==> inputs of v33 <==
==> flow/design.v (excerpt) <==
module pe_tile_new_unq1 (
clk,
config_addr,
config_data,
out_BUS16_S0_T0,
in_BUS16_S0_T0,
out_BUS16_S0_T1,
in_BUS16_S0_T1,
out_BUS16_S0_T2,
in_BUS16_S0_T2,
out_BUS16_S0_T3,
in_BUS16_S0_T3,
out_BUS16_S0_T4,
in_BUS16_S0_T4,
out_BUS16_S1_T0,
in_BUS16_S1_T0,
out_BUS16_S1_T1,
in_BUS16_S1_T1,
out_BUS16_S1_T2,
in_BUS16_S1_T2,
out_BUS16_S1_T3,
in_BUS16_S1_T3,
out_BUS16_S1_T4,
in_BUS16_S1_T4,
out_BUS16_S2_T0,
in_BUS16_S2_T0,
out_BUS16_S2_T1,
in_BUS16_S2_T1,
out_BUS16_S2_T2,
in_BUS16_S2_T2,
out_BUS16_S2_T3,
in_BUS16_S2_T3,
out_BUS16_S2_T4,
in_BUS16_S2_T4,
out_BUS16_S3_T0,
in_BUS16_S3_T0,
out_BUS16_S3_T1,
in_BUS16_S3_T1,
out_BUS16_S3_T2,
in_BUS16_S3_T2,
out_BUS16_S3_T3,
in_BUS16_S3_T3,
out_BUS16_S3_T4,
in_BUS16_S3_T4,
out_BUS1_S0_T0,
in_BUS1_S0_T0,
out_BUS1_S0_T1,
in_BUS1_S0_T1,
out_BUS1_S0_T2,
in_BUS1_S0_T2,
out_BUS1_S0_T3,
in_BUS1_S0_T3,
out_BUS1_S0_T4,
in_BUS1_S0_T4,
out_BUS1_S1_T0,
in_BUS1_S1_T0,
out_BUS1_S1_T1,
in_BUS1_S1_T1,
  ...
Settings: LEC_CHECK=0, CAP_MARGIN=20, CELL_PAD_IN_SITES_DETAIL_PLACEMENT=2, CORE_MARGIN=2, CORE_UTILIZATION=45, CTS_CLUSTER_DIAMETER=149, GPL_TIMING_DRIVEN=1, MIN_ROUTING_LAYER=met2, PLACE_DENSITY_LB_ADDON=0.22, SLEW_MARGIN=20; clock period 12.2 ns.
run.sh (not shown) runs the stock make flow with config.mk's settings and CLKGATE_MAP_FILE=.
==> inputs of v19, as changes to v33 <==
==> flow/config.mk (replaced) <==
export PLATFORM = sky130hd
export DESIGN_NAME = pe_tile_new_unq1
export DESIGN_NICKNAME = pe_tile_new_unq1
export VERILOG_FILES = /design/flow/design.v
export SDC_FILE = /design/flow/constraint.sdc
export NUM_CORES = 4
export LEC_CHECK = 0
export ABC_AREA = 1
export CAP_MARGIN = 20
export CORE_MARGIN = 2
export CORE_UTILIZATION = 69
export CTS_CLUSTER_SIZE = 97
export PLACE_DENSITY = 0.37
export SLEW_MARGIN = 20
==> flow/constraint.sdc (replaced) <==
create_clock -name core_clock -period 11.1 [get_ports {clk}]
set_input_delay 2.2200 -clock core_clock [delete_from_list [all_inputs] [get_ports {clk}]]
set_output_delay 2.2200 -clock core_clock [all_outputs]
set_load 0.01 [all_outputs]
==> inputs of v18, as changes to v33 <==
==> flow/config.mk (replaced) <==
export PLATFORM = sky130hd
export DESIGN_NAME = pe_tile_new_unq1
export DESIGN_NICKNAME = pe_tile_new_unq1
export VERILOG_FILES = /design/flow/design.v
export SDC_FILE = /design/flow/constraint.sdc
export NUM_CORES = 4
export LEC_CHECK = 0
export CAP_MARGIN = 20
export CORE_MARGIN = 2
export CORE_UTILIZATION = 40
export SLEW_MARGIN = 20
==> flow/constraint.sdc (replaced) <==
create_clock -name core_clock -period 20.0 [get_ports {clk}]
set_input_delay 4.0000 -clock core_clock [delete_from_list [all_inputs] [get_ports {clk}]]
set_output_delay 4.0000 -clock core_clock [all_outputs]
set_load 0.01 [all_outputs]
==> impl_metrics.csv <==
group,metric,value,unit
floorplanning,core,0.112,mm²
run_status,lastStage,"detailed placement (3_5_place_dp)",
synthesis,synthTopCellsByArea,"dfxtp_1 20%, fa_1 11%, mux2i_1 11%",
run_status,outcome,"did not finish",
synthesis,synth_seq_share,22.6,%
synthesis,syn-num-nets,7192,
place,gp_congestion,1.31,
floorplanning,design.die.area,0.116,mm²
run_status,error_line,"[ERROR DPL-0033] detailed placement checks failed during check placement.",
floorplanning,rows,123,
the above is filed under v33

==> impl_metrics.csv <==
group,metric,value,unit
floorplanning,rows,98,
clock_tree,cts_resized,665,
run_status,outcome,"did not finish",
synthesis,synth_flop_count,552,
run_status,error_line,"[ERROR GRT-0116] Global routing finished with congestion. Check the congestion regions in the DRC Viewer.",
synthesis,yosys_most_used_dff,"dfxtp_1",
synthesis,synth_seq_share,23.3,%
place,gp_congestion,1.38,
run_status,lastStage,"global routing (5_1_grt)",
clock_tree,cts_buffers,58,
clock_tree,ctsLongestPathBuffers,3,
synthesis,synth.avg_cell_area,6.49,µm²
floorplanning,design.die.area,0.0739,mm²
synthesis,syn-num-nets,8465,
the above is filed under v19

==> impl_metrics.csv <==
group,metric,value,unit
run_status,outcome,"complete, no violations",
floorplanning,core,0.127,mm²
worst_hold_path,whs_endpoint,"sb_wide.config_sb[17]",
floorplanning,design.die.area,0.130,mm²
place,gp_congestion,1.05,
synthesis,synth_seq_share,22.6,%
synthesis,syn-num-nets,7192,
floorplanning,rows,131,
synthesis,synthTopCellsByArea,"dfxtp_1 20%, fa_1 11%, mux2i_1 11%",
place,place_worst_setup_slack,1600,ps
the above is filed under v18


---

==> inputs of run X <==
Starting RTL as in the previous note.
==> flow/design.v (excerpt) <==
module pe_tile_new_unq1 (
clk,
config_addr,
config_data,
out_BUS16_S0_T0,
in_BUS16_S0_T0,
out_BUS16_S0_T1,
in_BUS16_S0_T1,
out_BUS16_S0_T2,
in_BUS16_S0_T2,
out_BUS16_S0_T3,
in_BUS16_S0_T3,
out_BUS16_S0_T4,
in_BUS16_S0_T4,
out_BUS16_S1_T0,
in_BUS16_S1_T0,
out_BUS16_S1_T1,
in_BUS16_S1_T1,
out_BUS16_S1_T2,
in_BUS16_S1_T2,
out_BUS16_S1_T3,
in_BUS16_S1_T3,
out_BUS16_S1_T4,
in_BUS16_S1_T4,
out_BUS16_S2_T0,
in_BUS16_S2_T0,
out_BUS16_S2_T1,
in_BUS16_S2_T1,
out_BUS16_S2_T2,
in_BUS16_S2_T2,
out_BUS16_S2_T3,
in_BUS16_S2_T3,
out_BUS16_S2_T4,
in_BUS16_S2_T4,
out_BUS16_S3_T0,
in_BUS16_S3_T0,
out_BUS16_S3_T1,
in_BUS16_S3_T1,
out_BUS16_S3_T2,
in_BUS16_S3_T2,
out_BUS16_S3_T3,
in_BUS16_S3_T3,
out_BUS16_S3_T4,
in_BUS16_S3_T4,
out_BUS1_S0_T0,
in_BUS1_S0_T0,
out_BUS1_S0_T1,
in_BUS1_S0_T1,
out_BUS1_S0_T2,
in_BUS1_S0_T2,
out_BUS1_S0_T3,
in_BUS1_S0_T3,
out_BUS1_S0_T4,
in_BUS1_S0_T4,
out_BUS1_S1_T0,
in_BUS1_S1_T0,
out_BUS1_S1_T1,
in_BUS1_S1_T1,
out_BUS1_S1_T2,
in_BUS1_S1_T2,
out_BUS1_S1_T3,
in_BUS1_S1_T3,
out_BUS1_S1_T4,
in_BUS1_S1_T4,
out_BUS1_S2_T0,
in_BUS1_S2_T0,
out_BUS1_S2_T1,
  ...
clock: 28.0 ns
lec_check: 0
abc_area: 0
cap_margin: 30
cell_pad_in_sites_detail_placement: 1
cell_pad_in_sites_global_placement: 1
core_aspect_ratio: 0.52
core_margin: 9
core_utilization: 45
cts_cluster_size: 43
gpl_routability_driven: 1
max_routing_layer: met5
min_routing_layer: met1
place_density_lb_addon: 0.25
setup_slack_margin: -0.24
slew_margin: 20
tns_end_percent: 55
==> run Y (differences from run X) <==
==> flow/config.mk (replaced) <==
export PLATFORM = sky130hd
export DESIGN_NAME = pe_tile_new_unq1
export DESIGN_NICKNAME = pe_tile_new_unq1
export VERILOG_FILES = /design/flow/design.v
export SDC_FILE = /design/flow/constraint.sdc
export NUM_CORES = 4
export LEC_CHECK = 0
export CAP_MARGIN = 20
export CORE_MARGIN = 2
export CORE_UTILIZATION = 40
export CTS_CLUSTER_SIZE = 82
export HOLD_SLACK_MARGIN = -0.07
export SLEW_MARGIN = 20
==> flow/constraint.sdc (replaced) <==
create_clock -name core_clock -period 20.0 [get_ports {clk}]
set_input_delay 4.0000 -clock core_clock [delete_from_list [all_inputs] [get_ports {clk}]]
set_output_delay 4.0000 -clock core_clock [all_outputs]
set_load 0.01 [all_outputs]
==> run G (differences from run X) <==
==> flow/config.mk (replaced) <==
export PLATFORM = sky130hd
export DESIGN_NAME = pe_tile_new_unq1
export DESIGN_NICKNAME = pe_tile_new_unq1
export VERILOG_FILES = /design/flow/design.v
export SDC_FILE = /design/flow/constraint.sdc
export NUM_CORES = 4
export LEC_CHECK = 0
export CAP_MARGIN = 20
export CORE_MARGIN = 2
export CORE_UTILIZATION = 45
export SETUP_SLACK_MARGIN = 2.77
export SLEW_MARGIN = 20
==> flow/constraint.sdc (replaced) <==
create_clock -name core_clock -period 10.6 [get_ports {clk}]
set_input_delay 2.1200 -clock core_clock [delete_from_list [all_inputs] [get_ports {clk}]]
set_output_delay 2.1200 -clock core_clock [all_outputs]
set_load 0.01 [all_outputs]
==> reports/metrics.yaml <==
dp_slack_ns: 5.296
clock.fmax_mhz: 41.94
ir_drop_mv: 0.07202
comb_power_share_pct: 47.4
clock_skew_ns: 0.09895
setup_viol: 0
tightest_slew_ns: 1.396
final_core_util_pct: 55.74
buffers: 987
status: "no timing/DRC/antenna violations"
grt_use_total_pct: 52.08
timing.setup.tns_ns: 0
p_int_mw: 1.751
insertion_delay_ns: 0.72
slowest_delay_ns: 1.01
viasPerCell: 7.369
p_per_area_nw_per_um2: 50.96
the above is filed under run X

==> reports/metrics.yaml <==
ir_drop_mv: 0.09973
grt_use_total_pct: 44.46
final_core_util_pct: 49.52
status: "no timing/DRC/antenna violations"
buffers: 979
p_int_mw: 2.606
timing.setup.tns_ns: 0
slowest_delay_ns: 0.70
grt_pass1_wl_um: 415000
p_per_area_nw_per_um2: 70.16
setup_viol: 0
clock.fmax_mhz: 53.00
viasPerCell: 6.596
tightest_slew_ns: 1.289
clock_skew_ns: 0.08839
comb_power_share_pct: 42.4
dp_slack_ns: 1.599
the above is filed under run Y

==> reports/metrics.yaml <==
setup_slack_ns: -2.184
clock_skew_ns: 0.05818
p_per_area_nw_per_um2: 140.9
tightest_slew_ns: 1.320
buffers: 2268
fillers: 8771
clock.fmax_mhz: 78.22
so.violations: "negative setup slack"
status: "finished with violations"
viasPerCell: 6.660
timing.setup.tns_ns: -590.09
dp_slack_ns: -2.840
slowest_delay_ns: 0.57
setup_viol: 341
grt_use_total_pct: 53.80
comb_power_share_pct: 56.9
the above is filed under run G

